== v45 ==
## reciprocal_float
module reciprocal_float(
    input clk, rst,
    input start,
    input [31:0] x,
    output [31:0] out,
    output done, zero_flag
);
Size: ~1500 cells after synthesis, about 69 I/O pins, ~0.0094 sq mm of cells after synthesis.
export LEC_CHECK = 0
export ABC_AREA = 1
export CAP_MARGIN = 20
export CORE_ASPECT_RATIO = 0.5
export CORE_MARGIN = 6
export CORE_UTILIZATION = 50
export CTS_CLUSTER_DIAMETER = 254
export CTS_CLUSTER_SIZE = 100
export SETUP_SLACK_MARGIN = 2.17
export SLEW_MARGIN = 20
export TNS_END_PERCENT = 35
create_clock -name core_clock -period 11.0 [get_ports {clk}]
run.sh (not shown) runs the stock make flow with config.mk's settings and CLKGATE_MAP_FILE=.
[inputs] v16 vs v45
# v45
export LEC_CHECK = 0
export ABC_AREA = 1
export CAP_MARGIN = 20
export CORE_ASPECT_RATIO = 0.5
export CORE_MARGIN = 6
export CORE_UTILIZATION = 50
export CTS_CLUSTER_DIAMETER = 254
export CTS_CLUSTER_SIZE = 100
export SETUP_SLACK_MARGIN = 2.17
export SLEW_MARGIN = 20
export TNS_END_PERCENT = 35
create_clock -name core_clock -period 11.0 [get_ports {clk}]
# v16
export LEC_CHECK = 0
export CAP_MARGIN = 20
export CORE_MARGIN = 2
export CORE_UTILIZATION = 44
export SLEW_MARGIN = 20
create_clock -name core_clock -period 6.16 [get_ports {clk}]
==> comparison <==
Register bit total from synthesis: v45 vs v16 identical. Final cell area: v16 below v45. Compared with v45, total of plain and repair buffers excluding clock buffers in v16 increased by more than a quarter. Number of logic stages on the critical path including buffering: v16 < v45. For the minimum clock period after layout, v16 came in 570 ps higher than v45 did.
Edits applied to the flow inputs when going from v16 to v32:
# v16
export LEC_CHECK = 0
export CAP_MARGIN = 20
export CORE_MARGIN = 2
export CORE_UTILIZATION = 44
export SLEW_MARGIN = 20
create_clock -name core_clock -period 6.16 [get_ports {clk}]
# v32
export LEC_CHECK = 0
export ABC_AREA = 1
export CAP_MARGIN = 20
export CORE_MARGIN = 2
export CORE_UTILIZATION = 55
export CTS_CLUSTER_DIAMETER = 356
export CTS_CLUSTER_SIZE = 98
export PLACE_DENSITY = 0.4
export SETUP_SLACK_MARGIN = 0.87
export SLEW_MARGIN = 20
create_clock -name core_clock -period 6.16 [get_ports {clk}]
- Against v16, number of instances in the synthesized netlist in v32 rose by more than a quarter.
- v16 and v32 ended up with roughly the same sequential cell area.
- v32 ends up with higher number of cells in Yosys stat than v16 does.
- Cell internal power dissipation is lower on v16
- Looking at number of cells traversed by the worst register-to-register path, v32 sits 9 higher than v16 does.
Input-level comparison between v42 and v32:
# v32
export LEC_CHECK = 0
export ABC_AREA = 1
export CAP_MARGIN = 20
export CORE_MARGIN = 2
export CORE_UTILIZATION = 55
export CTS_CLUSTER_DIAMETER = 356
export CTS_CLUSTER_SIZE = 98
export PLACE_DENSITY = 0.4
export SETUP_SLACK_MARGIN = 0.87
export SLEW_MARGIN = 20
create_clock -name core_clock -period 6.16 [get_ports {clk}]
# v42
export LEC_CHECK = 0
export CAP_MARGIN = 20
export CORE_MARGIN = 2
export CORE_UTILIZATION = 40
export SLEW_MARGIN = 20
create_clock -name core_clock -period 3.62 [get_ports {clk}]
Findings:
Comparing the two runs side by side, v42 comes out behind v32 on shortest clock period the worst path allows after layout.
When v42 is measured against v32, its clock-buffer cell count turns out 2 lower.
Although v42 finished all stages, its layout failed final checks on negative setup slack.
v42 ends up with a power that is about 75% higher than in v32.
When v42 is measured against v32, its non-clock buffer count turns out 382 higher.
In the metrics for v42 and v32, the one carrying the lower setup fix buffers added after clock tree synthesis is v32.
Total length of routed met2 wires: v42 vs v32 up about 25%
Changes observed in v42 relative to v32: wire length picked up an extra 16%, total number of placement rows picked up an extra 17%.
[inputs] v36 vs v42
# v42
export LEC_CHECK = 0
export CAP_MARGIN = 20
export CORE_MARGIN = 2
export CORE_UTILIZATION = 40
export SLEW_MARGIN = 20
create_clock -name core_clock -period 3.62 [get_ports {clk}]
# v36
export LEC_CHECK = 0
export CAP_MARGIN = 20
export CORE_MARGIN = 2
export CORE_UTILIZATION = 40
export SLEW_MARGIN = 20
create_clock -name core_clock -period 11.0 [get_ports {clk}]
Notes after the runs:
- In summary, v36 completed successfully, with a layout that passed the timing, design-rule and antenna checks.
- The run with more routed wire is v42, not v36.
- Cell leakage power shrinks by more than a quarter when moving from v42 to v36.
- In v36, maximum operating frequency is lower than in v42.
- Clock slew seen by the registers of the worst setup and hold paths delta (v36 -> v42): insignificant
The inputs of v59 differ from those of v36 as listed below.
# v36
export LEC_CHECK = 0
export CAP_MARGIN = 20
export CORE_MARGIN = 2
export CORE_UTILIZATION = 40
export SLEW_MARGIN = 20
create_clock -name core_clock -period 11.0 [get_ports {clk}]
# v59
export LEC_CHECK = 0
export CAP_MARGIN = 25
export CELL_PAD_IN_SITES_GLOBAL_PLACEMENT = 3
export CORE_ASPECT_RATIO = 0.7
export CORE_MARGIN = 2
export CORE_UTILIZATION = 40
export GPL_ROUTABILITY_DRIVEN = 0
export MAX_ROUTING_LAYER = met4
export MIN_ROUTING_LAYER = met2
export SETUP_SLACK_MARGIN = -0.57
export SLEW_MARGIN = 25
create_clock -name core_clock -period 11.0 [get_ports {clk}]
==> comparison <==
No stage failed in v59, and the final checks on the layout all came back clean. v36 and v59 ended up with nearly the same chip area. Going from v36 to v59, largest stage delay on the critical path saw an increase; wire length on met2 saw an increase; routed wire length saw an increase; number of standard cells in the layout, taps in and fillers out saw an increase; post-route clock period utilization saw an increase. Net switching power in v59 is 30 uW higher than in v36. v59 vs. v36: total power went up, combinational gate area saw little to no change, pin count of the biggest net entering global routing lost about 3%.

== cedar ==
Starting RTL as in the previous note.
Settings: LEC_CHECK=0, ABC_AREA=1, CAP_MARGIN=35, CORE_ASPECT_RATIO=1.45, CORE_MARGIN=2, CORE_UTILIZATION=72, CTS_CLUSTER_DIAMETER=363, CTS_CLUSTER_SIZE=10, HOLD_SLACK_MARGIN=0.3, PLACE_DENSITY=0.42, SETUP_SLACK_MARGIN=0.58, SLEW_MARGIN=35; clock period 1.96 ns.
The flow ended early for cedar: it failed with a tool error in 3_5_place_dp.
Input-level comparison between pepper and cedar:
Settings: removing SETUP_SLACK_MARGIN (formerly 0.58); removing HOLD_SLACK_MARGIN (formerly 0.3); changing CAP_MARGIN from 35 to 20; changing CORE_ASPECT_RATIO from 1.45 to 1.31; changing SLEW_MARGIN from 35 to 20; removing CTS_CLUSTER_DIAMETER (formerly 363); removing PLACE_DENSITY (formerly 0.42); changing CTS_CLUSTER_SIZE from 10 to 98; changing the clock period (ns, I/O delays scaled along) from 1.96 to 4.64.
Results
- pepper completed; timing, DRC and antenna clean
- [pepper] core box area fell 120 µm² relative to cedar
- Diff cedar -> pepper: synthesized netlist net count comparable; number of rows in the core area now smaller; die span in y now smaller.
- Changes observed in pepper relative to cedar: number of enable flip-flop cells ~0 delta; horizontal extent of the die increased about 5%.
- Diff pepper..cedar | post-synthesis share of cell area spent on full adders, half adders and majority gates | unchanged
- Final weighted congestion of routability-driven global placement in pepper is about 2.3% below cedar.
- [compare] base=cedar new=pepper: unique cell type count in the Yosys netlist was more or less identical; die size was more or less identical.
What juniper does differently from pepper at the input level:
Settings: ABC_AREA no longer set, was 1; CTS_CLUSTER_SIZE no longer set, was 98; CORE_ASPECT_RATIO no longer set, was 1.31; CORE_UTILIZATION now 65, was 72; the clock period (ns, I/O delays scaled along) now 5.14, was 4.64.
--- outcome ---
The final report for juniper shows a completed flow and a layout that fails verification, specifically negative setup slack. juniper ended up with AND-OR/OR-AND gates as its main logic family after synthesis; pepper ended up with simple AND/OR/NAND/NOR gates. Diff pepper -> juniper: synthesized netlist cell count moved down; overall chip area moved up; met3 track demand over resource level; die width moved up. Number of clock buffer instances in the layout ended up 1 higher on juniper than on pepper. juniper vs. pepper: proportion of power drawn by combinational gates lower; switching share of power dropped 5.5 points.
Modified inputs, willow compared to juniper
Settings: CTS_CLUSTER_DIAMETER: unset -> 358; CTS_CLUSTER_SIZE: unset -> 32; CORE_UTILIZATION: 65 -> 68.
[summary]
willow: complete, dirty (negative setup slack). willow vs. juniper: area of the die down 640 µm², proportion of cell area spent on the clock network up 0.26 points. Comparing willow with juniper, the share of cell area taken by multi-input logic gates came out essentially unchanged. Diff juniper -> willow: wire length saw an increase, cell area after layout was more or less identical. willow vs juniper: final cell count down in willow.
Relative to willow, the following input files were edited for maple:
Settings: CTS_CLUSTER_SIZE: 32 -> unset; CTS_CLUSTER_DIAMETER: 358 -> 38; the clock period (ns, I/O delays scaled along): 5.14 -> 7.8.
Notes after the runs:
maple was carried through to the last stage, and its layout satisfied the timing, design-rule and antenna checks. Wire length per cell, maple and willow: larger value in willow. Number of cells upsized or downsized after cts was higher in willow than in maple. On final area: maple sits below willow. Looking at final total negative setup slack, maple sits 0.38 ns higher than willow does. maple -> willow: number of levels in the clock H-tree delta 0, exact match. maple has more setup slack than willow. Critical path depth down 3 in maple wrt willow. Combinational gate area on maple is down relative to willow. NOTE: fraction of the cycle the final worst path needs in maple falls short of that of willow.
Power and IR drop assume default switching activity.
